==> run a: inputs <==
==> flow/design.v (excerpt) <==
module fft_16 #(
    parameter WD = 12,
    parameter WNRD = 9
)(
    input                  clk,
    input                  rst_n,
    input                  en,
    input  signed [WD-1:0] sin_re,
    input  signed [WD-1:0] sin_im,
    output signed [WD-1:0] sout_re,
    output signed [WD-1:0] sout_im
);
Settings: LEC_CHECK=0, ABC_AREA=1, CAP_MARGIN=20, CORE_MARGIN=2, CORE_UTILIZATION=72, CTS_CLUSTER_DIAMETER=244, MAX_ROUTING_LAYER=met4, PLACE_DENSITY_LB_ADDON=0.01, SETUP_SLACK_MARGIN=2.43, SLEW_MARGIN=20; clock period 8.37 ns.
run.sh (not shown) runs the stock make flow with config.mk's settings and CLKGATE_MAP_FILE=.
==> inputs of run b, as changes to run a <==
==> flow/config.mk (replaced) <==
export PLATFORM = sky130hd
export DESIGN_NAME = fft_16
export DESIGN_NICKNAME = fft_16
export VERILOG_FILES = /design/flow/design.v
export SDC_FILE = /design/flow/constraint.sdc
export NUM_CORES = 4
export LEC_CHECK = 0
export CAP_MARGIN = 20
export CORE_MARGIN = 2
export CORE_UTILIZATION = 40
export SLEW_MARGIN = 20
==> flow/constraint.sdc (replaced) <==
create_clock -name core_clock -period 10.7 [get_ports {clk}]
set_input_delay 2.1400 -clock core_clock [delete_from_list [all_inputs] [get_ports {clk}]]
set_output_delay 2.1400 -clock core_clock [all_outputs]
set_load 0.01 [all_outputs]
==> reports/metrics.yaml <==
layout.failed_checks: "negative setup slack"
setup_viol: 48
synth.top_cell.area_share: 0.273
post-route-worst-setup-slack_ps: -813
layout.comb_gates.multi_input: 4491
status: "failed layout checks"
endpoint_of_the_worst_slack_reg_to_reg_timing_path: "stage2_out_im[9]"
Source of the figures above: run a

==> reports/metrics.yaml <==
seq_cell_count: 460
post-route-worst-setup-slack_ps: 249
cts_tree: "yes"
setup_viol: 0
endpoint_of_the_worst_slack_reg_to_reg_timing_path: "stage2_out_im[4]"
status: "no timing/DRC/antenna violations"
synth.top_cell.area_share: 0.277
vias_in_the_first_global_route: 41063
Source of the figures above: run b


* * *

==> inputs of run R <==
Starting RTL as in the previous note.
Settings: LEC_CHECK=0, ABC_AREA=1, CAP_MARGIN=20, CELL_PAD_IN_SITES_DETAIL_PLACEMENT=1, CELL_PAD_IN_SITES_GLOBAL_PLACEMENT=2, CORE_ASPECT_RATIO=1.14, CORE_MARGIN=4, CORE_UTILIZATION=42, CTS_CLUSTER_DIAMETER=373, MAX_ROUTING_LAYER=met5, SETUP_SLACK_MARGIN=1.1, SLEW_MARGIN=20; clock period 11.2 ns.
==> run Z (differences from run R) <==
- ABC_AREA: 1 -> not set
- CELL_PAD_IN_SITES_DETAIL_PLACEMENT: 1 -> not set
- CELL_PAD_IN_SITES_GLOBAL_PLACEMENT: 2 -> not set
- CORE_ASPECT_RATIO: 1.14 -> not set
- CORE_MARGIN: 4 -> 2
- CORE_UTILIZATION: 42 -> 71
- CTS_CLUSTER_DIAMETER: 373 -> not set
- MAX_ROUTING_LAYER: met5 -> not set
- SETUP_SLACK_MARGIN: 1.1 -> -0.47
==> flow/constraint.sdc (replaced) <==
create_clock -name core_clock -period 8.49 [get_ports {clk}]
set_input_delay 1.6980 -clock core_clock [delete_from_list [all_inputs] [get_ports {clk}]]
set_output_delay 1.6980 -clock core_clock [all_outputs]
set_load 0.01 [all_outputs]
==> run E (differences from run R) <==
- CELL_PAD_IN_SITES_DETAIL_PLACEMENT: 1 -> 0
- CELL_PAD_IN_SITES_GLOBAL_PLACEMENT: 2 -> 0
- CORE_ASPECT_RATIO: 1.14 -> not set
- CORE_MARGIN: 4 -> 2
- CORE_UTILIZATION: 42 -> 70
- CTS_CLUSTER_DIAMETER: 373 -> not set
- CTS_CLUSTER_SIZE: not set -> 74
- MAX_ROUTING_LAYER: met5 -> not set
- MIN_ROUTING_LAYER: not set -> met1
- PLACE_DENSITY_LB_ADDON: not set -> 0.09
- SETUP_SLACK_MARGIN: 1.1 -> -0.02
- SLEW_MARGIN: 20 -> 15
==> flow/constraint.sdc (replaced) <==
create_clock -name core_clock -period 9.39 [get_ports {clk}]
set_input_delay 1.8780 -clock core_clock [delete_from_list [all_inputs] [get_ports {clk}]]
set_output_delay 1.8780 -clock core_clock [all_outputs]
set_load 0.01 [all_outputs]
==> comparison table <==
quantity	run R	run E	run Z
Post-route non-filler standard cell count	8,477	8,167	7,453
Layout filler cell count	15,310	4,993	3,782
Gate count after technology mapping	6,773	6,773	5,776
Die span in x	339.4 microns	278.1 microns	274.2 microns
Simple-gate share of the synthesized area	0.1706	0.1706	0.1269
Clock latency on the worst-skew pair	0.67 ns	0.64 ns	0.63 ns
Total Negative Setup Slacks	0 ns	0 ns	-71.78 ns
RR Startpoint	count[1]	stage1_out_im[1]	stage1_out_re[1]
Launching element type of the critical path	primary input	primary input	flop
Pre-CTS setup slack	-0.08239 ns	-0.7866 ns	-2.590 ns
Post-route core utilization	0.4676	0.8085	0.8665
Depth of the most critical reg-to-reg path	36	40	37
Total Routed Length	157,800 microns	141,000 microns	157,200 microns
TAP cells	1,610	969	959
Number of gates resized after cts	38	18	184
Minimum hold slack	0.3738 ns	0.3723 ns	0.4219 ns
Drt via density	4.906	5.375	5.975
Status	finished clean	finished clean	finished with violations
Reasons for failing layout checks	-	-	negative setup slack
Dpl hpwl	131,400 microns	112,800 microns	113,000 microns
Number of logic gates	4,494	4,491	4,025
Distinct lib cells used	56	56	97
Core Area	0.1243 sq mm	0.07445 sq mm	0.07259 sq mm
Antenna Diode Count	0	0	2
Max_slew headroom	0.3318	0.3092	0.1528
GP Congestion	0.8842	1.008	0.9885
Area fraction in full adders, half adders and majority gates	0.4100	0.4100	0.4256
Net count, final	8,144	8,482	7,772

* * *

==> inputs of cedar <==
Starting RTL as in the previous note.
clock: 8.49 ns
lec_check: 0
abc_area: 1
cap_margin: 5
core_margin: 2
core_utilization: 71
cts_cluster_diameter: 236
setup_slack_margin: -0.47
slew_margin: 20
==> fjord: changes against cedar <==
- ABC_AREA: 1 -> 0
- CAP_MARGIN: 5 -> 0
- CORE_UTILIZATION: 71 -> 26
- CTS_CLUSTER_DIAMETER: 236 -> default
- GPL_ROUTABILITY_DRIVEN: default -> 1
- PLACE_DENSITY_LB_ADDON: default -> 0.06
- SETUP_SLACK_MARGIN: -0.47 -> 2.88
- SLEW_MARGIN: 20 -> 15
- TNS_END_PERCENT: default -> 30
==> flow/constraint.sdc (replaced) <==
create_clock -name core_clock -period 9.72 [get_ports {clk}]
set_input_delay 1.9440 -clock core_clock [delete_from_list [all_inputs] [get_ports {clk}]]
set_output_delay 1.9440 -clock core_clock [all_outputs]
set_load 0.01 [all_outputs]
==> lagoon: changes against cedar <==
- CAP_MARGIN: 5 -> 10
- CELL_PAD_IN_SITES_DETAIL_PLACEMENT: default -> 1
- CELL_PAD_IN_SITES_GLOBAL_PLACEMENT: default -> 2
- CORE_ASPECT_RATIO: default -> 1.14
- CORE_MARGIN: 2 -> 4
- CORE_UTILIZATION: 71 -> 42
- CTS_CLUSTER_DIAMETER: 236 -> 75
- GPL_ROUTABILITY_DRIVEN: default -> 0
- MAX_ROUTING_LAYER: default -> met5
- SETUP_SLACK_MARGIN: -0.47 -> 1.1
==> flow/constraint.sdc (replaced) <==
create_clock -name core_clock -period 11.2 [get_ports {clk}]
set_input_delay 2.2400 -clock core_clock [delete_from_list [all_inputs] [get_ports {clk}]]
set_output_delay 2.2400 -clock core_clock [all_outputs]
set_load 0.01 [all_outputs]
==> raven: changes against cedar <==
- ABC_AREA: 1 -> default
- CAP_MARGIN: 5 -> 20
- CORE_UTILIZATION: 71 -> 72
- CTS_CLUSTER_DIAMETER: 236 -> default
- SETUP_SLACK_MARGIN: -0.47 -> -0.26
==> flow/constraint.sdc (replaced) <==
create_clock -name core_clock -period 9.7 [get_ports {clk}]
set_input_delay 1.9400 -clock core_clock [delete_from_list [all_inputs] [get_ports {clk}]]
set_output_delay 1.9400 -clock core_clock [all_outputs]
set_load 0.01 [all_outputs]
==> summary of the runs <==
fjord completed and failed the layout checks on setup timing. cedar produced a layout that fails on setup timing. raven ran to the end with violations: setup timing. lagoon went through all stages and came out clean. Against lagoon, the sequential share of layout area of fjord is lower by 1.2 points. Of cedar and raven, raven has the higher clock-buffer cell count (gap 7). Non-clock buffer count, highest first: cedar, fjord, raven, lagoon. Critical path depth: lagoon is higher than cedar (1). Cell area, lowest first: lagoon, raven, fjord, cedar. Register-to-register slack: lagoon > fjord > raven > cedar.
==> figures <==
item	lagoon	cedar	raven	fjord
Overall routed net length	158,000 µm	178,000 µm	141,000 µm	167,000 µm
Most repeated library cell on the critical path	inv_1	fa_1	fa_1	fa_1
DR pass1 iterations	5	12	6	5
GR met1 Demand/Resource	28.1%	47.2%	46.7%	22.5%
Reg2Reg Setup Slack	1.70 ns	-0.53 ns	-0.06 ns	0.40 ns
Clock transition at the register clock pins on the worst setup and hold paths after CTS	0.06 ns	0.07 ns	0.07 ns	0.08 ns
Multiplexer share of the synthesized area	0%	0%	0.502%	0.502%
Synth Area in Compound Gates	7.51%	7.51%	12.8%	12.8%
Arrival time reported for the critical path endpoint	10.30 ns	10.29 ns	10.84 ns	10.78 ns
Ratio of layout area to synthesized area	1.107x	1.206x	1.140x	1.220x
Status	no timing/DRC/antenna violations	complete, but fails checks	complete, but fails checks	complete, but fails checks
Layout check failures	-	setup timing	setup timing	setup timing

* * *

==> 09-15 <==
Starting RTL as in the previous note.
// fft_16
module fft_16 #(
    parameter WD = 12,
    parameter WNRD = 9
)(
    input                  clk,
    input                  rst_n,
    input                  en,
    input  signed [WD-1:0] sin_re,
    input  signed [WD-1:0] sin_im,
    output signed [WD-1:0] sout_re,
    output signed [WD-1:0] sout_im
);
make LEC_CHECK=0 ABC_AREA=1 CAP_MARGIN=10 CELL_PAD_IN_SITES_DETAIL_PLACEMENT=2 CELL_PAD_IN_SITES_GLOBAL_PLACEMENT=0 CORE_ASPECT_RATIO=1.35 CORE_MARGIN=5 CORE_UTILIZATION=46 GPL_ROUTABILITY_DRIVEN=0 HOLD_SLACK_MARGIN=0.12 MIN_ROUTING_LAYER=met2 PLACE_DENSITY=0.82 SETUP_SLACK_MARGIN=-0.02 SLEW_MARGIN=5 TNS_END_PERCENT=70 finish   # period 12.0 ns
==> 10-19: changes against 09-15 <==
==> flow/config.mk (replaced) <==
export PLATFORM = sky130hd
export DESIGN_NAME = fft_16
export DESIGN_NICKNAME = fft_16
export VERILOG_FILES = /design/flow/design.v
export SDC_FILE = /design/flow/constraint.sdc
export NUM_CORES = 4
export LEC_CHECK = 0
export CAP_MARGIN = 20
export CORE_MARGIN = 2
export CORE_UTILIZATION = 40
export SLEW_MARGIN = 20
==> flow/constraint.sdc (replaced) <==
create_clock -name core_clock -period 11.0 [get_ports {clk}]
set_input_delay 2.2000 -clock core_clock [delete_from_list [all_inputs] [get_ports {clk}]]
set_output_delay 2.2000 -clock core_clock [all_outputs]
set_load 0.01 [all_outputs]
==> results.sh <==
# implementation run metrics
export IMPL_yosys_cell_types_count=97
export IMPL_synthTopCellsByCount="inv_1, fa_1, ha_1"
export IMPL_ys_sh_aoi=0.128
export IMPL_ys_cells=5776
export IMPL_die_w_um=364
export IMPL_core_area_um2=129000
export IMPL_postSynthSeqShare=0.178
export IMPL_top_cells_by_area="fa_1, dfxtp_1, ha_1, inv_1, a21oi_1"
export IMPL_status="complete, no violations"
export IMPL_ys_sh_simple=0.127
export IMPL_fp_row_count=132
export IMPL_syn_cell_area_um2=51800
export IMPL_fp_util=0.402
the above is filed under 10-19

==> results.sh <==
# implementation run metrics
export IMPL_status="stopped before the end"
export IMPL_lastStage="detailed placement (3_5_place_dp)"
export IMPL_stop_error="[ERROR DPL-0033] detailed placement checks failed during check placement."
export IMPL_synthTopCellsByCount="inv_1, nand2_1, fa_1"
export IMPL_core_area_um2=114000
export IMPL_ys_sh_simple=0.171
export IMPL_fp_row_count=144
export IMPL_die_w_um=301
the above is filed under 09-15


* * *

==> v13: inputs <==
fft_16 again, from the RTL that the note above started with.
make LEC_CHECK=0 CAP_MARGIN=20 CELL_PAD_IN_SITES_DETAIL_PLACEMENT=0 CELL_PAD_IN_SITES_GLOBAL_PLACEMENT=0 CORE_MARGIN=2 CORE_UTILIZATION=66 CTS_CLUSTER_DIAMETER=103 MIN_ROUTING_LAYER=met1 PLACE_DENSITY_LB_ADDON=0.09 SETUP_SLACK_MARGIN=1.38 SLEW_MARGIN=15 finish   # period 4.87 ns
==> v20 (differences from v13) <==
--- a/flow/config.mk
+++ b/flow/config.mk
@@ -7,2 +7,3 @@
 export LEC_CHECK = 0
+export ABC_AREA = 1
 export CAP_MARGIN = 20
@@ -11,7 +12,8 @@
 export CORE_MARGIN = 2
-export CORE_UTILIZATION = 66
-export CTS_CLUSTER_DIAMETER = 103
+export CORE_UTILIZATION = 72
+export CTS_CLUSTER_DIAMETER = 206
+export MAX_ROUTING_LAYER = met4
 export MIN_ROUTING_LAYER = met1
-export PLACE_DENSITY_LB_ADDON = 0.09
-export SETUP_SLACK_MARGIN = 1.38
+export PLACE_DENSITY_LB_ADDON = 0.01
+export SETUP_SLACK_MARGIN = 1.33
 export SLEW_MARGIN = 15
==> flow/constraint.sdc (replaced) <==
create_clock -name core_clock -period 9.3 [get_ports {clk}]
set_input_delay 1.8600 -clock core_clock [delete_from_list [all_inputs] [get_ports {clk}]]
set_output_delay 1.8600 -clock core_clock [all_outputs]
set_load 0.01 [all_outputs]
==> v5 (differences from v13) <==
==> flow/config.mk (replaced) <==
export PLATFORM = sky130hd
export DESIGN_NAME = fft_16
export DESIGN_NICKNAME = fft_16
export VERILOG_FILES = /design/flow/design.v
export SDC_FILE = /design/flow/constraint.sdc
export NUM_CORES = 4
export LEC_CHECK = 0
export CAP_MARGIN = 20
export CORE_MARGIN = 2
export CORE_UTILIZATION = 67
export CTS_CLUSTER_SIZE = 99
export PLACE_DENSITY = 0.37
export SLEW_MARGIN = 20
==> flow/constraint.sdc (replaced) <==
create_clock -name core_clock -period 11.0 [get_ports {clk}]
set_input_delay 2.2000 -clock core_clock [delete_from_list [all_inputs] [get_ports {clk}]]
set_output_delay 2.2000 -clock core_clock [all_outputs]
set_load 0.01 [all_outputs]
==> v39 (differences from v13) <==
==> flow/config.mk (replaced) <==
export PLATFORM = sky130hd
export DESIGN_NAME = fft_16
export DESIGN_NICKNAME = fft_16
export VERILOG_FILES = /design/flow/design.v
export SDC_FILE = /design/flow/constraint.sdc
export NUM_CORES = 4
export LEC_CHECK = 0
export ABC_AREA = 1
export CAP_MARGIN = 20
export CORE_MARGIN = 2
export CORE_UTILIZATION = 72
export CTS_CLUSTER_DIAMETER = 263
export CTS_CLUSTER_SIZE = 44
export PLACE_DENSITY_LB_ADDON = 0.2
export SETUP_SLACK_MARGIN = 1.7
export SLEW_MARGIN = 20
==> flow/constraint.sdc (replaced) <==
create_clock -name core_clock -period 6.63 [get_ports {clk}]
set_input_delay 1.3260 -clock core_clock [delete_from_list [all_inputs] [get_ports {clk}]]
set_output_delay 1.3260 -clock core_clock [all_outputs]
set_load 0.01 [all_outputs]
==> Changelog: implementation <==
### Physical design

- Levels on crit path: 38
- Final WS setup: about 0.28 ns
- Comb/total area: between 60 and 70%
- FP Util: approximately two thirds
- Routed wire per std cell: between 15 and 20 µm
- Met2 wire length: between 60 and 70 mm
- Status: complete, no violations
- CTS Buf Count: 51
- Slew Limit Fails: 0
- Element type at the critical path start: input port
- OpenROAD warnings: 136
- DRT antenna net count: 0
- Die Ht: between 200 and 300 µm
- Setup violators final: 0
- Worst Hold Launch: d3_re[0][0]
(the above is from v5)
==> Changelog: implementation <==
### Changed

- Die ar.: about 75000 µm²
- Post-DP HPWL: ~130 mm
- Status: aborted with a tool error
- Placed Cells: between 8000 and 9000
- FP Util: around 72%
- Die Ht: about 270 µm
- Die Wd: around 270 µm
- CTS sink cnt: around 460
- Post-CTS Setup Repair Bufs: ~70
- Clk root buf: clkbuf_16
- Fail Step: global routing
(the above is from v39)
==> Changelog: implementation <==
### Physical design

- Met2 wire length: 76.6 mm
- Final WS setup: -4.60 ns
- Status: complete, but fails checks
- Setup violators final: 48
- Element type at the critical path start: input port
- Die Ht: 284 µm
- DRT antenna net count: 0
- Worst Hold Launch: d1_im[4][0]
- Inverters: 1065
- GR peak layer: met2
- OpenROAD warnings: about 140
- Failed layout checks: negative setup slack
- Routed wire per std cell: 19.8 µm
- CTS tree: yes
- Slew Limit Fails: 0
(the above is from v13)
==> Changelog: implementation <==
### Physical design

- Die Ht: roughly 270 µm
- DRT antenna net count: 0
- Levels on crit path: 37
- Final WS setup: 0.214 ns
- Hold-fix buffers, CTS: 0
- Status: complete, no violations
- CTS Buf Count: 50
- OpenROAD warnings: 138
- Comb/total area: between 60% and 70%
- Routed wire per std cell: roughly 19 µm
- Number of enable flip-flop cells: 0
- Slew Limit Fails: 0
(the above is from v20)
